==> inputs of run a <==
Design usb_top_level, start of the top module:
module usb_top_level(
    input logic clk,
    input logic n_rst,
    input logic hsel,
    input logic [3:0] haddr,
    input logic [1:0] htrans,
    input logic  [1:0] hsize,
    input logic hwrite,
    input logic [31:0] hwdata,
    output logic [31:0] hrdata,
    output logic hresp,
    output logic hready,
    output logic d_mode,
    input logic d_plus_in,
    input logic d_minus_in,
    output logic d_plus_out,
    output logic d_minus_out,
    output logic [6:0] buffer_occupancy,
    output logic get_rx_data,
    output logic [3:0] tx_packet,
    output logic tx_transfer_active
);
clock: 4.52 ns
lec_check: 0
cap_margin: 20
core_margin: 2
core_utilization: 66
hold_slack_margin: 0.29
setup_slack_margin: 1.16
slew_margin: 20
run.sh (not shown) runs the stock make flow with config.mk's settings and CLKGATE_MAP_FILE=.
==> run b: changes against run a <==
--- a/flow/config.mk
+++ b/flow/config.mk
@@ -8,6 +8,4 @@
 export CAP_MARGIN = 20
 export CORE_MARGIN = 2
-export CORE_UTILIZATION = 66
-export HOLD_SLACK_MARGIN = 0.29
-export SETUP_SLACK_MARGIN = 1.16
+export CORE_UTILIZATION = 59
 export SLEW_MARGIN = 20
==> flow/constraint.sdc (replaced) <==
create_clock -name core_clock -period 3.91 [get_ports {clk}]
set_input_delay 0.7820 -clock core_clock [delete_from_list [all_inputs] [get_ports {clk}]]
set_output_delay 0.7820 -clock core_clock [all_outputs]
set_load 0.01 [all_outputs]
==> run c: changes against run a <==
--- a/flow/config.mk
+++ b/flow/config.mk
@@ -6,8 +6,7 @@
 export NUM_CORES = 4
 export LEC_CHECK = 0
+export ABC_AREA = 1
 export CAP_MARGIN = 20
 export CORE_MARGIN = 2
-export CORE_UTILIZATION = 66
-export HOLD_SLACK_MARGIN = 0.29
-export SETUP_SLACK_MARGIN = 1.16
+export CORE_UTILIZATION = 63
 export SLEW_MARGIN = 20
==> flow/constraint.sdc (replaced) <==
create_clock -name core_clock -period 4.4 [get_ports {clk}]
set_input_delay 0.8800 -clock core_clock [delete_from_list [all_inputs] [get_ports {clk}]]
set_output_delay 0.8800 -clock core_clock [all_outputs]
set_load 0.01 [all_outputs]
==> job_summary.md <==
## PnR job results

| Metric | Value |
|---|---|
| Vias in the first global route | `38720` |
| Largest net degree at the start of global routing | `98` |
| Vias per inst | `6.207` |
| Die width | `263.6 um` |
| Status | `no timing/DRC/antenna violations` |
| Met3 Use GR | `16.83%` |
| CP cell instances | `inv_2 > ha_1 > a21oi_1 > nand2_1 > a21oi_1 > o21ai_0 > xnor2_1 > nand2_1 > nor2_4 > nor2_1 > clkdlybuf4s50_1` |
| Cell Count Post-Placement | `6411` |
That was run c.
==> job_summary.md <==
## PnR job results

| Metric | Value |
|---|---|
| Status | `finished with violations` |
| Layout check faults | `negative setup slack` |
| Final setup viols | `2` |
| Vias in the first global route | `36880` |
| CTS tree | `built` |
| Die width | `266.7 um` |
| Post-route setup slack | `-0.05078 ns` |
| Mux area share | `3.949%` |
| Vias per inst | `6.703` |
| Met3 Use GR | `11.44%` |
| Cell Count Post-Placement | `5660` |
That was run b.
==> job_summary.md <==
## PnR job results

| Metric | Value |
|---|---|
| Status | `no timing/DRC/antenna violations` |
| PwrDens | `486.7 nW/um2` |
| OpenROAD warning count | `54` |
| Period utilization | `92.56%` |
| Clk pin slew, worst setup/hold paths | `0.07 ns` |
| Met3 Use GR | `19.85%` |
| Vias per inst | `7.398` |
| Congestion Overflow GR | `0` |
| Vias in the first global route | `39440` |
| P_comb | `0.00736 W` |
| CTS tree | `built` |
| CP cell instances | `buf_4 > buf_6 > ha_4 > and3b_2 > buf_4 > buf_6 > and3_4 > a31oi_4 > nand4_1 > nor4_4 > nand4_1 > mux2_4 > o21a_1` |
| Clock power share | `30.2%` |
| Buf/Inv on CP | `4` |
| Die width | `252.4 um` |
| Cell Count Post-Placement | `5443` |
That was run a.

* * *

==> inputs of 05-28 <==
usb_top_level again, from the RTL that the note above started with.
export LEC_CHECK = 0
export CAP_MARGIN = 20
export CELL_PAD_IN_SITES_GLOBAL_PLACEMENT = 2
export CORE_MARGIN = 2
export CORE_UTILIZATION = 45
export MAX_ROUTING_LAYER = met4
export SLEW_MARGIN = 20
export TNS_END_PERCENT = 35
create_clock -name core_clock -period 5.41 [get_ports {clk}]
==> inputs of 02-06, as changes to 05-28 <==
- CELL_PAD_IN_SITES_GLOBAL_PLACEMENT: 2 -> default
- CORE_UTILIZATION: 45 -> 66
- SETUP_SLACK_MARGIN: default -> 0.96
- TNS_END_PERCENT: 35 -> default
==> flow/constraint.sdc (replaced) <==
create_clock -name core_clock -period 3.7 [get_ports {clk}]
set_input_delay 0.7400 -clock core_clock [delete_from_list [all_inputs] [get_ports {clk}]]
set_output_delay 0.7400 -clock core_clock [all_outputs]
set_load 0.01 [all_outputs]
==> inputs of 01-14, as changes to 05-28 <==
- CELL_PAD_IN_SITES_GLOBAL_PLACEMENT: 2 -> default
- CORE_UTILIZATION: 45 -> 70
- CTS_CLUSTER_DIAMETER: default -> 355
- CTS_CLUSTER_SIZE: default -> 20
- MAX_ROUTING_LAYER: met4 -> default
- TNS_END_PERCENT: 35 -> default
==> flow/constraint.sdc (replaced) <==
create_clock -name core_clock -period 5.26 [get_ports {clk}]
set_input_delay 1.0520 -clock core_clock [delete_from_list [all_inputs] [get_ports {clk}]]
set_output_delay 1.0520 -clock core_clock [all_outputs]
set_load 0.01 [all_outputs]
==> inputs of 08-17, as changes to 05-28 <==
- CELL_PAD_IN_SITES_GLOBAL_PLACEMENT: 2 -> default
- CORE_UTILIZATION: 45 -> 66
- MAX_ROUTING_LAYER: met4 -> default
- SETUP_SLACK_MARGIN: default -> 1.33
- TNS_END_PERCENT: 35 -> default
==> flow/constraint.sdc (replaced) <==
create_clock -name core_clock -period 5.34 [get_ports {clk}]
set_input_delay 1.0680 -clock core_clock [delete_from_list [all_inputs] [get_ports {clk}]]
set_output_delay 1.0680 -clock core_clock [all_outputs]
set_load 0.01 [all_outputs]
==> results <==
Status: 01-14 no timing/DRC/antenna violations; 08-17 no timing/DRC/antenna violations; 02-06 stopped before the end; 05-28 no timing/DRC/antenna violations
Failing step: 01-14 -; 08-17 -; 02-06 global routing; 05-28 -
Count of cells along the worst register-to-register path: 01-14 11; 08-17 12; 02-06 -; 05-28 11
Met2 WL post-DR: 01-14 66,000 um; 08-17 69,600 um; 02-06 -; 05-28 77,100 um
Die boundary height: 01-14 245 um; 08-17 252 um; 02-06 252 um; 05-28 305 um
Seq_cells: 01-14 809; 08-17 809; 02-06 -; 05-28 809
Standard cell core area: 01-14 57,600 um^2; 08-17 61,400 um^2; 02-06 61,400 um^2; 05-28 89,900 um^2
Inverters excl. clock: 01-14 81; 08-17 81; 02-06 -; 05-28 81
Longest individual stage delay on the worst path: 01-14 0.59 ns; 08-17 0.67 ns; 02-06 -; 05-28 0.59 ns
Cell Count, Final, Fillers Out: 01-14 5,413; 08-17 5,550; 02-06 -; 05-28 5,959
Insertion delay to the later sink of the worst-skew pair: 01-14 0.68 ns; 08-17 0.67 ns; 02-06 -; 05-28 0.68 ns
Setup TNS after final layout: 01-14 0 ns; 08-17 0 ns; 02-06 -; 05-28 0 ns
Min Hold Slack: 01-14 0.378 ns; 08-17 0.389 ns; 02-06 -; 05-28 0.383 ns
Total of plain and repair buffers excluding clock buffers: 01-14 266; 08-17 298; 02-06 -; 05-28 308
Part of the cycle the worst path needs: 01-14 95.9%; 08-17 82.3%; 02-06 -; 05-28 91.0%
Highest ir drop seen on vdd: 01-14 356 uV; 08-17 310 uV; 02-06 -; 05-28 279 uV
Area of all placed cells without fillers: 01-14 44,200 um^2; 08-17 46,700 um^2; 02-06 -; 05-28 47,000 um^2
Sequential standard cell area: 01-14 20,300 um^2; 08-17 20,300 um^2; 02-06 -; 05-28 20,300 um^2
Share of total power in combinational logic: 01-14 29.9%; 08-17 27.4%; 02-06 -; 05-28 25.4%
Power drawn by the sequential cells: 01-14 0.00786 W; 08-17 0.00775 W; 02-06 -; 05-28 0.00766 W
Largest power group: 01-14 registers; 08-17 registers; 02-06 -; 05-28 registers
Detailed-route DRC error count: 01-14 0; 08-17 0; 02-06 -; 05-28 0
Site row count: 01-14 88; 08-17 91; 02-06 91; 05-28 110
Final count of pins violating max slew: 01-14 0; 08-17 0; 02-06 -; 05-28 0
Endpoints failing setup: 01-14 0; 08-17 0; 02-06 -; 05-28 0
Power spent charging and discharging nets: 01-14 0.00632 W; 08-17 0.00693 W; 02-06 -; 05-28 0.00673 W
TritonCTS buffer count: 01-14 46; 08-17 84; 02-06 83; 05-28 92
No activity file was given, so power comes from the tool's default toggle rates.
